P:
Design mainModule, start of the top module:
module mainModule(
		input clk, input reset,
		output [31:0] imem_addr, input [31:0] imem_data,
		output wb_alu_we, output [2:0] wb_alu_rd, output [31:0] wb_alu_data,
		output wb_mem_we, output [2:0] wb_mem_rd, output [7:0] wb_mem_data,
		output [3:0] flags
	);
clock: 4.82 ns
lec_check: 0
cap_margin: 20
cell_pad_in_sites_global_placement: 0
core_margin: 2
core_utilization: 70
cts_cluster_diameter: 245
max_routing_layer: met4
min_routing_layer: met1
place_density: 0.64
slew_margin: 20
run.sh (not shown) runs the stock make flow with config.mk's settings and CLKGATE_MAP_FILE=.
P: complete, dirty (setup timing)
## Diff of input files: Q against P
- a deleted MAX_ROUTING_LAYER that had been met4
- a deleted CTS_CLUSTER_DIAMETER that had been 245
- a deleted CELL_PAD_IN_SITES_GLOBAL_PLACEMENT that had been 0
- an added CTS_CLUSTER_SIZE of 31
- a deleted PLACE_DENSITY that had been 0.64
- a deleted MIN_ROUTING_LAYER that had been met1
- a change of the clock period (ns, I/O delays scaled along) from 4.82 to 5.87
--- outcome ---
| Q | all stages done | FAIL | setup timing |. Changes observed in Q relative to P: worst hold slack increased 0.0068 ns; design area decreased 5.8%; amount of wire on met3 after detailed routing decreased 9.4%.
> inputs changed (Q -> R)
- swapping 70 for 55 in CORE_UTILIZATION
- clearing CTS_CLUSTER_SIZE, which used to be 31
- swapping 5.87 for 4.58 in the clock period (ns, I/O delays scaled along)
Each of Q and R falls short of a clean finish. Q finished all stages; layout check result: FAIL, due to setup timing. The lower path depth of the worst reg2reg path came out of R. Q -> R: maximum frequency increased slightly. R: core utilization is 12 points lower than what Q reported. Taking Q as the reference, in R tightest slew margin relative to the limit dropped 2.6 points; first-pass GRT wire length increased about 4%; fraction of area in multi-input gates lower; fraction of met1 tracks used by global routing saw a decrease. Total power: R > Q. R vs. Q: transition time at the pin with the least slew margin now larger, final layout net count shows an increase of 266, wire length reported by the detailed router climbed 6.0%.
### R -> S
- putting PLACE_DENSITY at 0.64 where nothing was set
- putting MIN_ROUTING_LAYER at met1 where nothing was set
- putting CTS_CLUSTER_DIAMETER at 245 where nothing was set
- putting SETUP_SLACK_MARGIN at -0.36 where nothing was set
- putting CELL_PAD_IN_SITES_GLOBAL_PLACEMENT at 0 where nothing was set
- putting MAX_ROUTING_LAYER at met4 where nothing was set
- swapping 55 for 72 in CORE_UTILIZATION
Results
Across R and S, no clean finish was achieved. What the final checks of R revealed, after a flow that finished every stage, was a layout that fails on setup timing. Ran to the end and failed final checks on setup timing: S. Side by side, number of inserted diodes turned out higher in S than in R. R was larger in final cell area than S. The total global-route track usage reported for S is greater than that of R by 15 points. Taking R over S, the die area ratio works out to 1.3. Re final hold slack: R was lower than S. Sort R and S by tap cell count asc -> top: S. Looking at startpoint of the most critical setup path, the theMEMStage.p4.reg_mem_regWrite.d0.q result is from S; the theMEMStage.p4.reg_alu_rd.d2.q one comes from R. After synthesis and placement, the instance count of S is below that of R.
Edits applied to the flow inputs when going from S to T:
- CTS_CLUSTER_SIZE now 19, previously not set
- HOLD_SLACK_MARGIN now 0.21, previously not set
- CORE_UTILIZATION now 67, was 72
- MAX_ROUTING_LAYER no longer set, was met4
- SETUP_SLACK_MARGIN no longer set, was -0.36
- CAP_MARGIN now 35, was 20
- the clock period (ns, I/O delays scaled along) now 6.96, was 4.58
## What came out
T | stages: all done | timing, DRC, antenna: all pass
Changes observed in T relative to S: reg-to-reg setup timing slack now sits higher, global routing usage on met2 now sits lower, post-route minimum period now sits higher.
Between T and S, the combinational share of power is higher for T.
In the reports for T and S, the larger count of buffers not belonging to the clock network in the layout belongs to S.
T consumes less power than S does.
Of T and S, the run reporting the lower global router's overall resource usage was T.
In T, the total non-filler cell area in the finished layout came out 10% below the value in S.


Setup of build 70:
Starting RTL as in the previous note.
make LEC_CHECK=0 CAP_MARGIN=0 CELL_PAD_IN_SITES_GLOBAL_PLACEMENT=1 CORE_MARGIN=2 CORE_UTILIZATION=59 CTS_CLUSTER_SIZE=78 GPL_TIMING_DRIVEN=1 MAX_ROUTING_LAYER=met4 PLACE_DENSITY=0.8 SLEW_MARGIN=20 finish   # period 8.06 ns
Setup changes, build 70 to build 75
Settings: CORE_UTILIZATION: 59 -> 72; PLACE_DENSITY: 0.8 -> unset; GPL_TIMING_DRIVEN: 1 -> unset; CAP_MARGIN: 0 -> 20; CELL_PAD_IN_SITES_GLOBAL_PLACEMENT: 1 -> unset; SETUP_SLACK_MARGIN: unset -> 0.67; CTS_CLUSTER_SIZE: 78 -> 31; the clock period (ns, I/O delays scaled along): 8.06 -> 5.17.
==> results <==
- Build 70 and build 75: one clean run, build 70; the rest did not finish clean.
- The flow completed for build 75, but it is not clean: the layout still shows negative setup slack.
- Diff build 70 and build 75: clock network fraction of total power lower in build 75
- Between build 70 and build 75, the post-detailed-routing wire length is higher for build 75.
- Compared to build 70, build 75 has met1 track demand over resource in global routing 9.5 points higher.
- Diff build 75..build 70 | post-synthesis share of cell area spent on and, or, nand and nor gates | unchanged
- [compare] base=build 70 new=build 75: combined area of the multi-input logic cells has increased, design area has increased, vertical die dimension has decreased.
Setup changes, build 75 to build 80
Settings: CORE_UTILIZATION now 47, was 72; CTS_CLUSTER_SIZE no longer set, was 31; PLACE_DENSITY now 0.6, previously not set; MAX_ROUTING_LAYER no longer set, was met4; SETUP_SLACK_MARGIN no longer set, was 0.67; the clock period (ns, I/O delays scaled along) now 8.25, was 5.17.
- Of build 75 and build 80, just one finished clean: build 80.
- Build 75 ran in full, but the layout does not pass; the checks complain about negative setup slack.
- The final cell count without fillers was comparable across build 80 and build 75.
- Going from build 75 to build 80, total area of multi-input combinational cells down 6.1%, number of global-route vias before repair saw a decrease, period utilization went down, post-CTS setup buffer count decreased by 40 relative to the old numbers.
- Build 80 vs build 75 — total power draw dropped about 40%.
- Higher power share of the combinational group was reported by build 75, not build 80.
- Comparing the two runs side by side, build 80 comes out ahead of build 75 on design area.
- Going from build 75 to build 80, hold slack went down; setup slack after layout increased by 1780 ps relative to the old numbers.
--- input diff build 80..build 81 ---
Settings: SETUP_SLACK_MARGIN newly set to 0.43; CORE_UTILIZATION changed from 47 to 40.
Notes after the runs:
- The clock period minus final worst setup slack reported for build 81 is smaller than that of build 80 by 58 ps.
- Between build 80 and build 81, the cell count went up.
- Between build 80 and build 81, the flow reports first-pass GRT wire length increasing slightly.
- Between build 80 and build 81, the clock group power does not differ in any meaningful way.
- For flip-flop and latch share of the layout cell area, build 81 and build 80 come out practically identical.
> inputs changed (build 81 -> build 57)
Settings: SETUP_SLACK_MARGIN: 0.43 -> unset; PLACE_DENSITY: 0.6 -> 0.66; CORE_UTILIZATION: 40 -> 72; the clock period (ns, I/O delays scaled along): 8.25 -> 5.78.
--- outcome ---
Of build 81 and build 57, the lower cell area belongs to build 81. Completing all stages was not enough for build 57: its layout failed the final checks because of negative setup slack. Compared with build 81, in build 57 number of clock-tree buffers in the layout moved down; total iterations of the first detailed-routing run moved up; worst hold slack moved up. From build 81 to build 57 the numbers moved as follows: sequential share of layout area lower; final cell count without fillers saw a decrease; endpoint required time on the critical path fell by 2490 ps. NOTE: floorplan row count in build 57 falls short of that of build 81. The first-pass GRT wire length number comes out lower for build 57 vs build 81.
The following lists how build 77 was set up differently from build 57:
Settings: a change of CORE_UTILIZATION from 72 to 40; a change of PLACE_DENSITY from 0.66 to 0.6; a change of the clock period (ns, I/O delays scaled along) from 5.78 to 10.0.
==> comparison <==
Build 77 finished every step from synthesis to the final layout, and the layout passed the timing, design-rule and antenna checks. As far as post-synth tally of flip-flops with integrated enable goes, build 77 and build 57 are indistinguishable; the numbers are identical. Where first-iteration DRC count is concerned, build 57 is outperformed by build 77. Measured against each other, build 77 and build 57 differ in sequential share of layout area, the lower figure coming from build 57. Delta (build 77 minus build 57): final HPWL from detailed placement now sits higher; final cycle utilization of the critical path now sits lower; routed wire length grew by about 1.5%; clock-buffer cell count increased 21%; area of placed instances fell by 1.9%. When build 77 is set beside build 57, its endpoint required time on the critical path turns out to be 4210 ps larger. The relative contribution of the clock network to total power number comes out lower for build 57 vs build 77. Build 57 has higher areal power density over the cells than build 77.


Starting RTL as in the previous note.
Settings: LEC_CHECK=0, ABC_AREA=1, CAP_MARGIN=20, CORE_MARGIN=2, CORE_UTILIZATION=72, CTS_CLUSTER_DIAMETER=381, CTS_CLUSTER_SIZE=16, PLACE_DENSITY_LB_ADDON=0.29, SETUP_SLACK_MARGIN=-0.27, SLEW_MARGIN=20; clock period 4.64 ns.
The starting point ran to the end with violations: negative setup slack.
Next try:
ABC_AREA = unset   (was 1)
CORE_UTILIZATION = 37   (was 72)
CTS_CLUSTER_DIAMETER = unset   (was 381)
CTS_CLUSTER_SIZE = unset   (was 16)
PLACE_DENSITY = 0.6   (was unset)
PLACE_DENSITY_LB_ADDON = unset   (was 0.29)
SETUP_SLACK_MARGIN = unset   (was -0.27)
clock period = 11.1 ns   (was 4.64 ns; I/O delays follow)
The new run finished with timing, DRC and antenna clean.
First-iteration DRC count goes down by 44%.
Hold slack improves by 0.021 ns.
Register-to-register slack improves by 2.8 ns.
Total power goes down by 40%.
Non-clock buffer count goes down by 73.
Global-route usage goes down by 23 points.
Routed wire length goes up by 3.2%.
Design area goes up by 2.0%.
Synthesized area goes down by 0.70%.
Critical path depth goes down by 2.


## lane 5
mainModule again, from the RTL that the note above started with.
make LEC_CHECK=0 ABC_AREA=1 CAP_MARGIN=20 CORE_MARGIN=2 CORE_UTILIZATION=72 CTS_CLUSTER_DIAMETER=352 CTS_CLUSTER_SIZE=100 PLACE_DENSITY=0.41 SETUP_SLACK_MARGIN=1.0 SLEW_MARGIN=20 finish   # period 3.31 ns
Lane 5 never completed, since it errored out during 5_1_grt.
Input changes introduced in lane 1 (baseline for comparison: lane 5):
Settings: a deleted CTS_CLUSTER_DIAMETER that had been 352; a change of CORE_UTILIZATION from 72 to 59; a deleted SETUP_SLACK_MARGIN that had been 1.0; a deleted PLACE_DENSITY that had been 0.41; a deleted ABC_AREA that had been 1; a deleted CTS_CLUSTER_SIZE that had been 100; a change of the clock period (ns, I/O delays scaled along) from 3.31 to 4.58.
==> comparison <==
- [flow] lane 1 | stages: complete | final checks: fail | reason: negative setup slack
- The run showing the greater simple logic cell fraction of the synthesized area is lane 1.
- Note that the sum of net half-perimeters after detailed placement recorded for lane 1 amounts to 0.900 times the value seen in lane 5.
- Per the comparison of lane 1 with lane 5, fraction of synthesized area in multiplexers went up by 4.1 points; final weighted congestion in routability-driven placement went down.


== job 687 ==
mainModule again, from the RTL that the note above started with.
clock: 5.08 ns
lec_check: 0
cap_margin: 25
core_margin: 6
core_utilization: 33
cts_cluster_diameter: 190
gpl_routability_driven: 0
min_routing_layer: met1
setup_slack_margin: -0.31
slew_margin: 40
In job 687 the implementation completed, yet the final layout does not meet the checks, the culprit being setup timing.
Input-level comparison between job 4317 and job 687:
Settings: swapping 6 for 2 in CORE_MARGIN; clearing GPL_ROUTABILITY_DRIVEN, which used to be 0; swapping 33 for 40 in CORE_UTILIZATION; clearing CTS_CLUSTER_DIAMETER, which used to be 190; clearing SETUP_SLACK_MARGIN, which used to be -0.31; swapping 40 for 20 in SLEW_MARGIN; putting PLACE_DENSITY at 0.6 where nothing was set; clearing MIN_ROUTING_LAYER, which used to be met1; swapping 25 for 20 in CAP_MARGIN; swapping 5.08 for 11.5 in the clock period (ns, I/O delays scaled along).
[summary]
Relative area of clock buffers and inverters in the final design delta for job 4317 relative to job 687: 0.26 points higher. Complete run, failing final checks: job 687, reason setup timing. The flow did not stop early for job 4317: all stages ran, and the layout cleared the timing, design-rule and antenna checks. On overall track demand over capacity in global routing, the higher figure sits with job 4317, not job 687. Job 687 ended up with more cell instances than job 4317 did.
Here is what was changed in the inputs of job 5750 compared with job 4317.
Settings: swapping 20 for 5 in CAP_MARGIN; putting CTS_CLUSTER_DIAMETER at 188 where nothing was set; swapping 11.5 for 10.0 in the clock period (ns, I/O delays scaled along).
[summary]
Job 5750 has completed all stages; timing, DRC and antenna checks passed.
Going from job 4317 to job 5750, area growth from synthesis to layout has increased, total number of vias stayed essentially flat.
Job 5750 -> job 4317: buffer depth of the longest clock path delta 0, exact match
Job 4317 → job 5750: post-placement setup slack down 1210 ps, number of buffers added to fix hold violations after cts flat.
Compared to job 4317, job 5750 has first-pass GRT wire length 0.46% higher.
Peak supply drop, job 5750 vs job 4317: down by a few percent
diff inputs: job 5750 => job 3613
Settings: a change of CORE_UTILIZATION from 40 to 30; a deleted PLACE_DENSITY that had been 0.6; a change of CTS_CLUSTER_DIAMETER from 188 to 310; a change of CAP_MARGIN from 5 to 20.
[summary]
- Job 3613 completed every stage of the flow, and the final layout passed the timing, design-rule and antenna checks.
- In job 3613, filler-free cell count of the finished design is higher than in job 5750.
- Summary of job 3613 over job 5750: wire length of the first global-routing pass +about 0.46%; power per cell area -4.8 mW/mm²; worst-case setup margin in the final layout -350 ps; global-route usage shows a reduction of 7.6 points.
Modified inputs, job 1175 compared to job 3613
Settings: CORE_UTILIZATION now 66, was 30; CTS_CLUSTER_DIAMETER no longer set, was 310; PLACE_DENSITY now 0.6, previously not set; the clock period (ns, I/O delays scaled along) now 5.92, was 10.0.
==> comparison <==
Job 1175 completed end to end; final checks failed (setup timing).
Between job 3613 and job 1175, clock network power consumption increased.
Per the comparison of job 1175 with job 3613, total length of routed wires moved down; logic share of the area up 0.25 points; maximum clock frequency increased 42%.
As of job 1175, via count of the first global-routing pass had risen by a few percent compared to job 3613.
Remaining number of nets flagged by the antenna check after routing essentially unchanged between job 3613 and job 1175.
Count of non-filler cells in the finished layout (higher): job 3613
Job 1175 vs job 3613: worst hold slack up
Relative contribution of the clock network to total power, job 1175 and job 3613: higher on job 3613


## v42
mainModule again, from the RTL that the note above started with.
Settings: LEC_CHECK=0, CAP_MARGIN=35, CELL_PAD_IN_SITES_GLOBAL_PLACEMENT=3, CORE_MARGIN=2, CORE_UTILIZATION=67, CTS_CLUSTER_DIAMETER=245, CTS_CLUSTER_SIZE=19, MIN_ROUTING_LAYER=met1, PLACE_DENSITY=0.64, SLEW_MARGIN=20; clock period 10.2 ns.
v42 terminated abnormally: global placement without I/O (3_1_place_gp_skip_io) reported GPL-0301.
Here is what was changed in the inputs of v18 compared with v42.
- clearing CTS_CLUSTER_SIZE, which used to be 19
- clearing PLACE_DENSITY, which used to be 0.64
- putting TNS_END_PERCENT at 15 where nothing was set
- swapping 3 for 0 in CELL_PAD_IN_SITES_GLOBAL_PLACEMENT
- swapping 67 for 65 in CORE_UTILIZATION
- swapping 35 for 20 in CAP_MARGIN
- swapping 10.2 for 3.34 in the clock period (ns, I/O delays scaled along)
## What came out
From the logs: v18 reached the end of the flow and failed the layout checks with negative setup slack.
v42 → v18: average footprint of a synthesized cell comparable; floorplan utilization now smaller; mux contribution to synthesized area comparable; chip area line of the yosys report comparable.
v18 vs. v42: area after synthesis neither gained nor lost much; placeable core region picked up an extra 2.7%.
Delta (v18 minus v42): total die size rose about 3%; count of standard-cell rows saw an increase; height of the die shows an increase of 1.5%.
> inputs changed (v18 -> v40)
- an added CORE_ASPECT_RATIO of 0.9
- an added PLACE_DENSITY of 0.64
- a change of CORE_UTILIZATION from 65 to 58
- a change of CAP_MARGIN from 20 to 15
- a change of the clock period (ns, I/O delays scaled along) from 3.34 to 2.66
Notes after the runs:
- v40 -> stages 100% | layout checks FAIL | negative setup slack
- Post-detailed-route via-to-cell ratio on v40 is down relative to v18.
- ~same summed standard-cell area reported by yosys in v18 and v40
- Top achievable clock speed: v40 vs v18 up about 1.4%
Changes in v52 relative to v40:
- a change of CAP_MARGIN from 15 to 20
- a change of CORE_ASPECT_RATIO from 0.9 to 0.91
- a change of CORE_UTILIZATION from 58 to 65
- a deleted PLACE_DENSITY that had been 0.64
- a change of CTS_CLUSTER_DIAMETER from 245 to 33
- a change of the clock period (ns, I/O delays scaled along) from 2.66 to 3.68
==> comparison <==
Summary: with v40 as the reference, critical path depth in v52 moved up by more than 10%.
v40: flow complete, layout not clean; failing: negative setup slack
To summarise v52: no stage aborted, but the layout did not pass its checks, failing on negative setup slack.
The worst-path maximum fanout number comes out higher for v40 vs v52.
Sort v52 and v40 by internal cell power asc -> top: v52
The clock buffer count from CTS in v52 is 1.6 times that in v40.
v52 vs. v40: global-route usage went up by 5.5 points.
## Diff of input files: v3 against v52
- CORE_ASPECT_RATIO: 0.91 -> unset
- CTS_CLUSTER_DIAMETER: 33 -> unset
- CORE_UTILIZATION: 65 -> 60
- MIN_ROUTING_LAYER: met1 -> unset
- CELL_PAD_IN_SITES_GLOBAL_PLACEMENT: 0 -> unset
- PLACE_DENSITY: unset -> 0.6
- TNS_END_PERCENT: 15 -> unset
- the clock period (ns, I/O delays scaled along): 3.68 -> 6.5
--- outcome ---
Relative to v52, area of the multi-input gates has gone down in v3.
Diff v52 -> v3: final worst slack has increased; sequential cell area in the final layout has remained practically unchanged.
Every stage of the flow completed for v3, and the final layout passed the timing, design-rule and antenna checks.
The lower clock network contribution to total cell area came out of v3.
Pin count of the biggest net entering global routing ends up higher on v3.
Summary of v3 over v52: tally of buffers added on design ports comparable, count of placed standard cells in the final layout, fillers left out went down about 7%, global routing usage on met3 lower.
Pre-CTS setup slack for v3: 2.67 ns up relative to v52
Power in v3 is 52% below v52.
For v46, these inputs were changed with respect to v3:
- swapping 60 for 64 in CORE_UTILIZATION
- clearing PLACE_DENSITY, which used to be 0.6
- putting SETUP_SLACK_MARGIN at 1.98 where nothing was set
- swapping 6.5 for 7.38 in the clock period (ns, I/O delays scaled along)
## What came out
- Diff v3 -> v46: synthesis-to-finish area growth increased 0.71 points; via count of the routed design rose about 1.4%; global-route wire length before repair essentially unchanged; total power decreased by 13% relative to the old numbers.
No activity file was given, so power comes from the tool's default toggle rates.
